lane 1:
Design AudDSP, start of the top module:
module AudDSP (
    input i_rst_n,
    input i_clk,
    input i_start,  
    input i_pause,  
    input [2:0] i_speed,
    input i_is_slow,
    input i_slow_mode,
    input i_daclrck,                
    input signed [15:0] i_sram_data,
    input [19:0] i_sram_stop_addr,  
    output signed [15:0] o_dac_data,
    output o_en,                    
    output o_is_pause,
    output [19:0] o_sram_addr
);
    localparam S_IDLE = 0;
    localparam S_PAUSE = 1;
    localparam S_PLAY = 2;
    localparam S_EMPTY = 3;
    reg [2:0] state_r, state_w;
    reg is_pause_r, is_pause_w;
    reg is_slow_r, is_slow_w;
    reg slow_mode_r, slow_mode_w;
    reg [2:0] speed_r, speed_w;
    reg [3:0] slow_counter_r, slow_counter_w;
    reg [1:0] get_data_counter_r, get_data_counter_w;
    reg [19:0] addr_r, addr_w;
    reg signed [15:0] sram_data_r, sram_data_w, sram_data_next_r, sram_data_next_w;
    reg [15:0] o_data_r, o_data_w;
    assign o_en = !i_daclrck;
    assign o_dac_data = o_data_r;
    assign o_sram_addr = addr_r;
    assign o_is_pause = is_pause_r;
    always @(*) begin
        state_w = state_r;
        case(state_r)
            S_IDLE: begin
                if(i_start)         state_w = S_PAUSE;
                else                state_w = S_IDLE;
            end
            S_PAUSE: begin
                if(!is_pause_r)     state_w = S_PLAY;
                else                state_w = S_PAUSE;
            end
            S_PLAY: begin
                if(is_pause_r)      state_w = S_PAUSE;
                else begin
                    if(!i_daclrck)  state_w = S_EMPTY;
                    else            state_w = S_PLAY;
                end
            end
            S_EMPTY: begin
  ...
For scale: ~6000 cells after synthesis, about 84 flip-flops, roughly 84 I/O pins, roughly 33000 um2 of cells after synthesis.
Settings: LEC_CHECK=0, ABC_AREA=1, CAP_MARGIN=30, CORE_MARGIN=2, CORE_UTILIZATION=71, CTS_CLUSTER_DIAMETER=351, CTS_CLUSTER_SIZE=31, GPL_TIMING_DRIVEN=1, HOLD_SLACK_MARGIN=0.3, MAX_ROUTING_LAYER=met4, PLACE_DENSITY_LB_ADDON=0.2, SETUP_SLACK_MARGIN=5.0, SLEW_MARGIN=20; clock period 49.6 ns.
run.sh (not shown) runs the stock make flow with config.mk's settings and CLKGATE_MAP_FILE=.
Lane 1: GRT-0232 in global routing (5_1_grt) -> run aborted
Here is what was changed in the inputs of lane 2 compared with lane 1.
# lane 1
export LEC_CHECK = 0
export ABC_AREA = 1
export CAP_MARGIN = 30
export CORE_MARGIN = 2
export CORE_UTILIZATION = 71
export CTS_CLUSTER_DIAMETER = 351
export CTS_CLUSTER_SIZE = 31
export GPL_TIMING_DRIVEN = 1
export HOLD_SLACK_MARGIN = 0.3
export MAX_ROUTING_LAYER = met4
export PLACE_DENSITY_LB_ADDON = 0.2
export SETUP_SLACK_MARGIN = 5.0
export SLEW_MARGIN = 20
create_clock -name core_clock -period 49.6 [get_ports {i_clk}]
# lane 2
export LEC_CHECK = 0
export CAP_MARGIN = 20
export CORE_MARGIN = 2
export CORE_UTILIZATION = 65
export SLEW_MARGIN = 20
create_clock -name core_clock -period 87.7 [get_ports {i_clk}]
==> comparison <==
Lane 2 ran to completion and came out clean on the timing, design-rule and antenna checks. Yosys stat chip area, lane 2 and lane 1, higher one = lane 1. Die height (lane 2 over lane 1): decrease, about 4.3%. In the metrics for lane 2 and lane 1, the one carrying the lower area of the chip is lane 2. Sort lane 2 and lane 1 by post-synthesis share of cell area spent on full adders, half adders and majority gates, descending, and lane 2 comes first. Lane 2 against lane 1: floorplan core density now sits lower, area after synthesis now sits lower, post-synthesis instance total now sits lower, number of hold buffers added after cts now sits at about the same level. On number of gates resized after cts: between lane 2 and lane 1, it ends up lower for lane 2. Note that the number of cell rows recorded for lane 2 amounts to 0.949 times the value seen in lane 1.
Input-level comparison between lane 3 and lane 2:
# lane 2
export LEC_CHECK = 0
export CAP_MARGIN = 20
export CORE_MARGIN = 2
export CORE_UTILIZATION = 65
export SLEW_MARGIN = 20
create_clock -name core_clock -period 87.7 [get_ports {i_clk}]
# lane 3
export LEC_CHECK = 0
export ABC_AREA = 1
export CAP_MARGIN = 20
export CORE_MARGIN = 2
export CORE_UTILIZATION = 52
export SLEW_MARGIN = 20
create_clock -name core_clock -period 67.0 [get_ports {i_clk}]
Lane 3: detailed placement HPWL higher than lane 2
Looking at sequential share of layout area, lane 3 sits below lane 2.
Of lane 2 and lane 3, the higher area share of and-or/or-and cells after synthesis belongs to lane 2.
Here is what was changed in the inputs of lane 4 compared with lane 3.
# lane 3
export LEC_CHECK = 0
export ABC_AREA = 1
export CAP_MARGIN = 20
export CORE_MARGIN = 2
export CORE_UTILIZATION = 52
export SLEW_MARGIN = 20
create_clock -name core_clock -period 67.0 [get_ports {i_clk}]
# lane 4
export LEC_CHECK = 0
export CAP_MARGIN = 20
export CORE_MARGIN = 2
export CORE_UTILIZATION = 40
export SLEW_MARGIN = 20
create_clock -name core_clock -period 100.0 [get_ports {i_clk}]
Results
Against lane 3, maximum fanout along the worst path in lane 4 fell by more than 10%. NOTE: area after synthesis in lane 4 falls short of that of lane 3. For lane 4 and lane 3, there was not a single run that failed to finish clean. Between lane 4 and lane 3, the period utilization is higher for lane 3. Looking only at number of antenna diodes, and setting everything else aside, the lower value of lane 4 and lane 3 goes to lane 3. Diff lane 3 -> lane 4 | simple logic cell fraction of the synthesized area | decrease of 19 points. Compared to lane 3, lane 4 has clock-buffer cell count 2 higher. Lane 4 vs lane 3 — total buffers and inverters traversed by the critical path dropped 45.
The following lists how lane 5 was set up differently from lane 4:
# lane 4
export LEC_CHECK = 0
export CAP_MARGIN = 20
export CORE_MARGIN = 2
export CORE_UTILIZATION = 40
export SLEW_MARGIN = 20
create_clock -name core_clock -period 100.0 [get_ports {i_clk}]
# lane 5
export LEC_CHECK = 0
export CAP_MARGIN = 30
export CORE_MARGIN = 2
export CORE_UTILIZATION = 68
export CTS_CLUSTER_DIAMETER = 43
export PLACE_DENSITY = 0.59
export SLEW_MARGIN = 20
create_clock -name core_clock -period 100.0 [get_ports {i_clk}]
Findings:
- Per the comparison of lane 5 with lane 4, number of DRC violations after detailed-routing iteration 0 went up, worst setup slack saw a decrease, number of clock sinks barely changed, required time of the worst setup path now larger.
- Diff lane 4..lane 5 | number of port buffers | unchanged
- Re total length of routed met2 wires: lane 4 was lower than lane 5.
